==> flow/design.v <==
module bit_fifo #(parameter DEPTH = 768) (
	input clk,
	input reset,
	input din,
	input wr_en,
	input rd_en,
	output reg q,
	output empty,
	output full
);
	localparam AW = $clog2(DEPTH);
	localparam CW = $clog2(DEPTH+1);
	reg mem [0:DEPTH-1];
	reg [AW-1:0] wr_ptr;
	reg [AW-1:0] rd_ptr;
	reg [CW-1:0] count;
	wire do_wr = wr_en & ~full;
	wire do_rd = rd_en & ~empty;
	assign empty = (count == 0);
	assign full = (count == DEPTH);
	always @(posedge clk) begin
		if (do_wr)
			mem[wr_ptr] <= din;
	end
	always @(posedge clk) begin
		if (reset) begin
			wr_ptr <= 0;
			rd_ptr <= 0;
			count <= 0;
			q <= 0;
		end else begin
			if (do_wr)
				wr_ptr <= (wr_ptr == DEPTH-1) ? {AW{1'b0}} : wr_ptr + 1'b1;
			if (do_rd) begin
				q <= mem[rd_ptr];
				rd_ptr <= (rd_ptr == DEPTH-1) ? {AW{1'b0}} : rd_ptr + 1'b1;
			end
			if (do_wr & ~do_rd)
				count <= count + 1'b1;
			else if (do_rd & ~do_wr)
				count <= count - 1'b1;
		end
	end
endmodule
module ledDriver(input clk, input reset, output reg led, input data, input lastBit, input start, output finish, output reg read);
	reg running;
	reg resCounting;
	reg[4:0] count;
	always @(posedge clk) begin
		if (reset || ~running) begin
			count<=0;
		end else begin
			if (count!=24) begin
				count <= count + 1;
			end else begin
			 count <=0;
			end
		end
	end
  reg firstbit;
	always @(posedge clk) begin
	  if (reset) begin
	    running <= 0;
	    firstbit <= 1;	   
		read <= 0;
		resCounting <= 0;
	  end else begin
	    if (~running & start) begin
	      running <= 1;
	      firstbit <= 1;
	    end else if (running) begin
	      firstbit<=0;
	      if (lastBit && count==24) begin
	        running <= 0;
	        resCounting <= 1;	 
			read <= 0;
	      end else if (count==0 && ~firstbit) begin
			read <= 1;
	      end else read <= 0;
	    end else if (resCounting && finish) begin
	      resCounting <= 0;
	    end
	  end
	end
	always @(posedge clk) begin
		if (reset || ~running) begin
			led <= 0;
		end else begin
			if (count==0) begin
				led <= 1;
			end else if ( (count==8 && ~data) || (count==16 && data)) begin
				led<=0;
			end
		end
	end
	reg [10:0] resCounter;
	always @(posedge clk) begin
	  if (reset || ~resCounting) begin
	    resCounter<=0;
	  end else begin
	    resCounter <= resCounter+1;
	  end
	end
	assign finish = resCounter==11'h7FF;
endmodule
module ws2812_top(input clk, input reset, input spi_valid, input spi_data, output led);
	parameter NUM_LEDS = 32;
	localparam NUM_BITS = NUM_LEDS*24;
	reg switch;
	wire q1,q2;
	reg[12:0] writeCount;
	wire read;	
	wire write ;		   	   
	wire empty1, empty2;
	reg justSwitched;
	bit_fifo #(.DEPTH(NUM_BITS)) fifo1(
		.clk(clk),
		.reset(reset),
		.din(spi_data),
		.wr_en(spi_valid & ~switch & write),
		.rd_en(read & switch),
		.q(q1),
		.empty(empty1),
		.full()
	);	   
	bit_fifo #(.DEPTH(NUM_BITS)) fifo2(
		.clk(clk),
		.reset(reset),
		.din(spi_data),
		.wr_en(spi_valid & switch & write),
		.rd_en(read & ~switch),
		.q(q2),
		.empty(empty2),
		.full()
	);		  
	wire readData;
	assign readData = switch ? q1 : q2;
	wire empty;
	assign empty = switch ? empty1 : empty2;
	wire ledFinished;  
	wire readDriver;
	assign read = readDriver | justSwitched;
	ledDriver ledDriver_inst(
		.clk(clk),
		.reset(reset),
		.led(led),
		.data(readData),   
		.lastBit(empty),
		.start(justSwitched),
		.finish(ledFinished),
		.read(readDriver)				  
	);
	reg ledRealFinished;
	reg firstRun;
	always @(posedge clk) begin
		if (reset) begin
			firstRun <= 1;		 
			ledRealFinished <= 1;
		end else begin
			if (justSwitched) begin
				firstRun <= 0;				
			end
			if (ledFinished)
				ledRealFinished <= 1;
			else if (justSwitched)
				ledRealFinished <= 0;
		end
	end
	reg spiFinished;
	reg seenSwitch;
	assign write = ~spiFinished | (seenSwitch!=switch);	
	wire spiRealFinished;
	assign spiRealFinished = spiFinished & (seenSwitch==switch);
	always @(posedge clk) begin
		if (reset) begin 
			writeCount <= 0;
			spiFinished <= 0;
			seenSwitch <= 0;
		end else if (spi_valid) begin
			if (writeCount==NUM_BITS-1) begin   
				if (seenSwitch!=switch) begin
					writeCount <= 1;  
					spiFinished <= 0;
				end else begin
					spiFinished <= 1;
				end
			end else begin
				writeCount <= writeCount + 1;
				spiFinished <= 0;		 
				seenSwitch <= switch;
			end
		end
	end			 
	always @(posedge clk) begin
		if (reset) begin
			switch <= 0;			  
			justSwitched <= 0;
		end else begin	
			if ((firstRun | ledRealFinished) & spiRealFinished) begin
				switch <= ~switch;
				justSwitched <= 1;
			end else
				justSwitched <= 0;
		end
	end	
endmodule
Settings: LEC_CHECK=0, CAP_MARGIN=20, CORE_MARGIN=2, CORE_UTILIZATION=72, CTS_CLUSTER_DIAMETER=213, CTS_CLUSTER_SIZE=10, PLACE_DENSITY=0.6, SETUP_SLACK_MARGIN=2.2, SLEW_MARGIN=20, TNS_END_PERCENT=10; clock period 7.51 ns.
run.sh (not shown) runs the stock make flow with config.mk's settings and CLKGATE_MAP_FILE=.
The first run finished clean.
Then changed:
CORE_UTILIZATION = 70   (was 72)
CTS_CLUSTER_DIAMETER = default   (was 213)
CTS_CLUSTER_SIZE = 61   (was 10)
PLACE_DENSITY = default   (was 0.6)
PLACE_DENSITY_LB_ADDON = 0.0   (was default)
SETUP_SLACK_MARGIN = 2.21   (was 2.2)
TNS_END_PERCENT = default   (was 10)
=> The new run went through all stages and came out clean. Clock-buffer cell count shrinks by 37. Worst setup slack gets worse by 0.24 ns. Register-to-register slack gets worse by 0.08 ns. Synthesized cell count is unchanged.
Then changed:
CAP_MARGIN = 15   (was 20)
CORE_ASPECT_RATIO = 0.72   (was default)
CORE_UTILIZATION = 72   (was 70)
CTS_CLUSTER_SIZE = 70   (was 61)
HOLD_SLACK_MARGIN = 0.13   (was default)
After rerunning: Global-route usage increases by 0.48 points; synthesized area does not change; utilization increases by 1.5 points; register-to-register slack loses 0.12 ns; synthesized cell count is unchanged; final cell count decreases slightly.
Then changed:
CORE_ASPECT_RATIO = default   (was 0.72)
HOLD_SLACK_MARGIN = default   (was 0.13)
Outcome: Total power rose by 2.3%. Fmax shrinks by 1.4%. Synthesized area stays the same. Cell area rose by about 0.6%. Register-to-register slack is better by 0.28 ns.
Then changed:
CAP_MARGIN = 40   (was 15)
CORE_ASPECT_RATIO = 0.72   (was default)
Effect: Routed wire length rose by about 0.6%; clock power goes down by 7.2%; register-to-register slack gets worse by 0.19 ns; count of clock-buffer cells in the layout is lower by 28.

========
## run A
// ws2812_top: RTL as listed in full above, without the edits since
Settings: LEC_CHECK=0, ABC_AREA=1, CAP_MARGIN=40, CELL_PAD_IN_SITES_DETAIL_PLACEMENT=1, CORE_MARGIN=2, CORE_UTILIZATION=40, CTS_CLUSTER_DIAMETER=324, CTS_CLUSTER_SIZE=26, GPL_ROUTABILITY_DRIVEN=0, MAX_ROUTING_LAYER=met5, PLACE_DENSITY_LB_ADDON=0.15, SETUP_SLACK_MARGIN=5.0, SLEW_MARGIN=0, TNS_END_PERCENT=80; clock period 48.9 ns.
Run A closes out successfully: all stages finished, all timing, DRC and antenna checks passed.
What run B does differently from run A at the input level:
# run A
export LEC_CHECK = 0
export ABC_AREA = 1
export CAP_MARGIN = 40
export CELL_PAD_IN_SITES_DETAIL_PLACEMENT = 1
export CORE_MARGIN = 2
export CORE_UTILIZATION = 40
export CTS_CLUSTER_DIAMETER = 324
export CTS_CLUSTER_SIZE = 26
export GPL_ROUTABILITY_DRIVEN = 0
export MAX_ROUTING_LAYER = met5
export PLACE_DENSITY_LB_ADDON = 0.15
export SETUP_SLACK_MARGIN = 5.0
export SLEW_MARGIN = 0
export TNS_END_PERCENT = 80
create_clock -name core_clock -period 48.9 [get_ports {clk}]
# run B
export LEC_CHECK = 0
export CAP_MARGIN = 40
export CELL_PAD_IN_SITES_DETAIL_PLACEMENT = 1
export CORE_MARGIN = 2
export CORE_UTILIZATION = 40
export CTS_CLUSTER_SIZE = 94
export GPL_ROUTABILITY_DRIVEN = 0
export MAX_ROUTING_LAYER = met4
export PLACE_DENSITY_LB_ADDON = 0.15
export SLEW_MARGIN = 0
create_clock -name core_clock -period 48.9 [get_ports {clk}]
Findings:
On clock transition time at the flip-flop clock pins of the worst setup and hold paths: between run A and run B, it ends up lower for run B.
Per the comparison of run B with run A, placeable core region shows a reduction of about 5%, routed wire length per instance went up about 20%, worst hold slack has decreased, portion of total power attributed to the clock network has increased, fmax decreased by 5.7% relative to the old numbers.
Relative to run B, the following input files were edited for run C:
# run B
export LEC_CHECK = 0
export CAP_MARGIN = 40
export CELL_PAD_IN_SITES_DETAIL_PLACEMENT = 1
export CORE_MARGIN = 2
export CORE_UTILIZATION = 40
export CTS_CLUSTER_SIZE = 94
export GPL_ROUTABILITY_DRIVEN = 0
export MAX_ROUTING_LAYER = met4
export PLACE_DENSITY_LB_ADDON = 0.15
export SLEW_MARGIN = 0
create_clock -name core_clock -period 48.9 [get_ports {clk}]
# run C
export LEC_CHECK = 0
export CAP_MARGIN = 40
export CELL_PAD_IN_SITES_DETAIL_PLACEMENT = 1
export CORE_MARGIN = 2
export CORE_UTILIZATION = 40
export CTS_CLUSTER_DIAMETER = 324
export CTS_CLUSTER_SIZE = 26
export GPL_ROUTABILITY_DRIVEN = 0
export MAX_ROUTING_LAYER = met4
export PLACE_DENSITY_LB_ADDON = 0.15
export SETUP_SLACK_MARGIN = 5.0
export SLEW_MARGIN = 0
export TNS_END_PERCENT = 80
create_clock -name core_clock -period 48.9 [get_ports {clk}]
## What came out
Run B → run C: final design instance area without fill decreased about 4%, via count of the routed design decreased 2.2%, clock latency on the worst-skew pair decreased 0.10 ns.
Input-level comparison between run D and run C:
# run C
export LEC_CHECK = 0
export CAP_MARGIN = 40
export CELL_PAD_IN_SITES_DETAIL_PLACEMENT = 1
export CORE_MARGIN = 2
export CORE_UTILIZATION = 40
export CTS_CLUSTER_DIAMETER = 324
export CTS_CLUSTER_SIZE = 26
export GPL_ROUTABILITY_DRIVEN = 0
export MAX_ROUTING_LAYER = met4
export PLACE_DENSITY_LB_ADDON = 0.15
export SETUP_SLACK_MARGIN = 5.0
export SLEW_MARGIN = 0
export TNS_END_PERCENT = 80
create_clock -name core_clock -period 48.9 [get_ports {clk}]
# run D
export LEC_CHECK = 0
export CAP_MARGIN = 40
export CELL_PAD_IN_SITES_DETAIL_PLACEMENT = 1
export CORE_MARGIN = 2
export CORE_UTILIZATION = 40
export CTS_CLUSTER_SIZE = 94
export GPL_ROUTABILITY_DRIVEN = 0
export HOLD_SLACK_MARGIN = -0.01
export MAX_ROUTING_LAYER = met4
export PLACE_DENSITY_LB_ADDON = 0.12
export SLEW_MARGIN = 20
create_clock -name core_clock -period 48.9 [get_ports {clk}]
--- outcome ---
Reported for run C and run D, synthesized cell count turned out identical to the last digit.
Sort run C and run D by number of buffers inserted during clock tree synthesis asc -> top: run C
Via count of the routed design, run C and run D: smaller value in run C
Relative to run C, sequential share of layout area decreased by 2.7 points in run D.
Compare run C and run D | final cell count higher: run D
Max clock tree buffer count of the final layout across run C and run D: run D
In the tables for run C and run D, post-route clock period utilization reads lower with run D.
Area of all placed cells without fillers (run D vs. run C) increases by a few percent
Run D vs run C: routed length on met3 down by a few percent
Inputs modified between run D and run E:
# run D
export LEC_CHECK = 0
export CAP_MARGIN = 40
export CELL_PAD_IN_SITES_DETAIL_PLACEMENT = 1
export CORE_MARGIN = 2
export CORE_UTILIZATION = 40
export CTS_CLUSTER_SIZE = 94
export GPL_ROUTABILITY_DRIVEN = 0
export HOLD_SLACK_MARGIN = -0.01
export MAX_ROUTING_LAYER = met4
export PLACE_DENSITY_LB_ADDON = 0.12
export SLEW_MARGIN = 20
create_clock -name core_clock -period 48.9 [get_ports {clk}]
# run E
export LEC_CHECK = 0
export CAP_MARGIN = 20
export CORE_MARGIN = 2
export CORE_UTILIZATION = 21
export PLACE_DENSITY = 0.6
export SLEW_MARGIN = 20
create_clock -name core_clock -period 57.0 [get_ports {clk}]
Findings:
- Of the two values seen for uppermost layer routed, met4 was produced by run D and met5 by run E.
- On run E: number of placement rows is about 40% higher than what run D gave.
- In the flow results for run D and run E, the ratio of final minimum period to clock period is smaller on run E.
- Run E vs. run D: sequential power decreased by 14% relative to the old numbers; pin count of the biggest net entering global routing fell 9.
- Run E: relative slew slack is 2.9 points lower than what run D reported.
Inputs modified between run E and run F:
# run E
export LEC_CHECK = 0
export CAP_MARGIN = 20
export CORE_MARGIN = 2
export CORE_UTILIZATION = 21
export PLACE_DENSITY = 0.6
export SLEW_MARGIN = 20
create_clock -name core_clock -period 57.0 [get_ports {clk}]
# run F
export LEC_CHECK = 0
export CAP_MARGIN = 20
export CORE_MARGIN = 2
export CORE_UTILIZATION = 72
export PLACE_DENSITY = 0.6
export SETUP_SLACK_MARGIN = 2.24
export SLEW_MARGIN = 20
create_clock -name core_clock -period 7.51 [get_ports {clk}]
--- outcome ---
Sum of internal, switching and leakage power came out higher on run F than on run E.
Run F reports its highest layer used for signal routing as met4 while run E reports met5.
Layout-stage area growth over the synthesis result, run F and run E: smaller value in run F
Between run E and run F, violation tally from detailed-route iteration zero increased.
Run F vs run E: sequential power up
Reported for run F and run E, synthesized-area fraction occupied by and/or/nand/nor cells turned out identical to the last digit.
Critical path depth for run F is higher than for run E.
Between run F and run E, the total routing resource utilization after global routing is higher for run F.
Comparing sequential group share of total power for run F and run E, the smaller number came from run E.
met1 as the most crowded layer after global routing was reported by run F, and met2 by run E.

========
Starts from the design.v that is shown in full above.
clock: 9.57 ns
lec_check: 0
abc_area: 1
cap_margin: 25
cell_pad_in_sites_detail_placement: 0
cell_pad_in_sites_global_placement: 2
core_aspect_ratio: 0.7
core_margin: 2
core_utilization: 24
cts_cluster_diameter: 290
gpl_timing_driven: 1
max_routing_layer: met4
place_density: 0.6
setup_slack_margin: 1.32
slew_margin: 0
tns_end_percent: 30
The baseline finished clean.
==> next run, changes <==
Settings changed: ABC_AREA 1 to not set, CAP_MARGIN 25 to 20, CELL_PAD_IN_SITES_DETAIL_PLACEMENT 0 to not set, CELL_PAD_IN_SITES_GLOBAL_PLACEMENT 2 to not set, CORE_ASPECT_RATIO 0.7 to not set, CORE_UTILIZATION 24 to 72, CTS_CLUSTER_DIAMETER 290 to not set, CTS_CLUSTER_SIZE set to 10, GPL_TIMING_DRIVEN 1 to not set, MAX_ROUTING_LAYER met4 to not set, SETUP_SLACK_MARGIN 1.32 to 2.24, SLEW_MARGIN 0 to 35, TNS_END_PERCENT 30 to not set.
Clock period 9.57 ns to 7.51 ns, I/O delays scaled along.
Total power went up by 15%; register-to-register slack gets worse by 2.4 ns; setup slack degrades by 2.2 ns; combinational power shrinks by 55%; final area decreases by 8.9%; routed wire length shrinks by 30%; clock-buffer cell count came out lower by 4.
==> next run, changes <==
Settings changed: CORE_UTILIZATION 72 to 70, CTS_CLUSTER_SIZE 10 to 26, PLACE_DENSITY 0.6 to not set, PLACE_DENSITY_LB_ADDON set to 0.0, SETUP_SLACK_MARGIN 2.24 to 2.21, SLEW_MARGIN 35 to 20.
Effect: The changed run finished with timing, DRC and antenna clean. Via count goes down by 0.44%. Global-route usage falls by 0.47 points. Setup slack gets worse by 0.15 ns.
==> next run, changes <==
Settings changed: CORE_UTILIZATION 70 to 72, CTS_CLUSTER_DIAMETER set to 213, CTS_CLUSTER_SIZE 26 to not set, PLACE_DENSITY set to 0.6, PLACE_DENSITY_LB_ADDON 0.0 to not set, SETUP_SLACK_MARGIN 2.21 to 2.2.
Setup slack gets better by 0.22 ns.
Register-to-register slack improved by 0.06 ns.
Routed wire length fell by 1.7%.
No activity file was given, so power comes from the tool's default toggle rates.
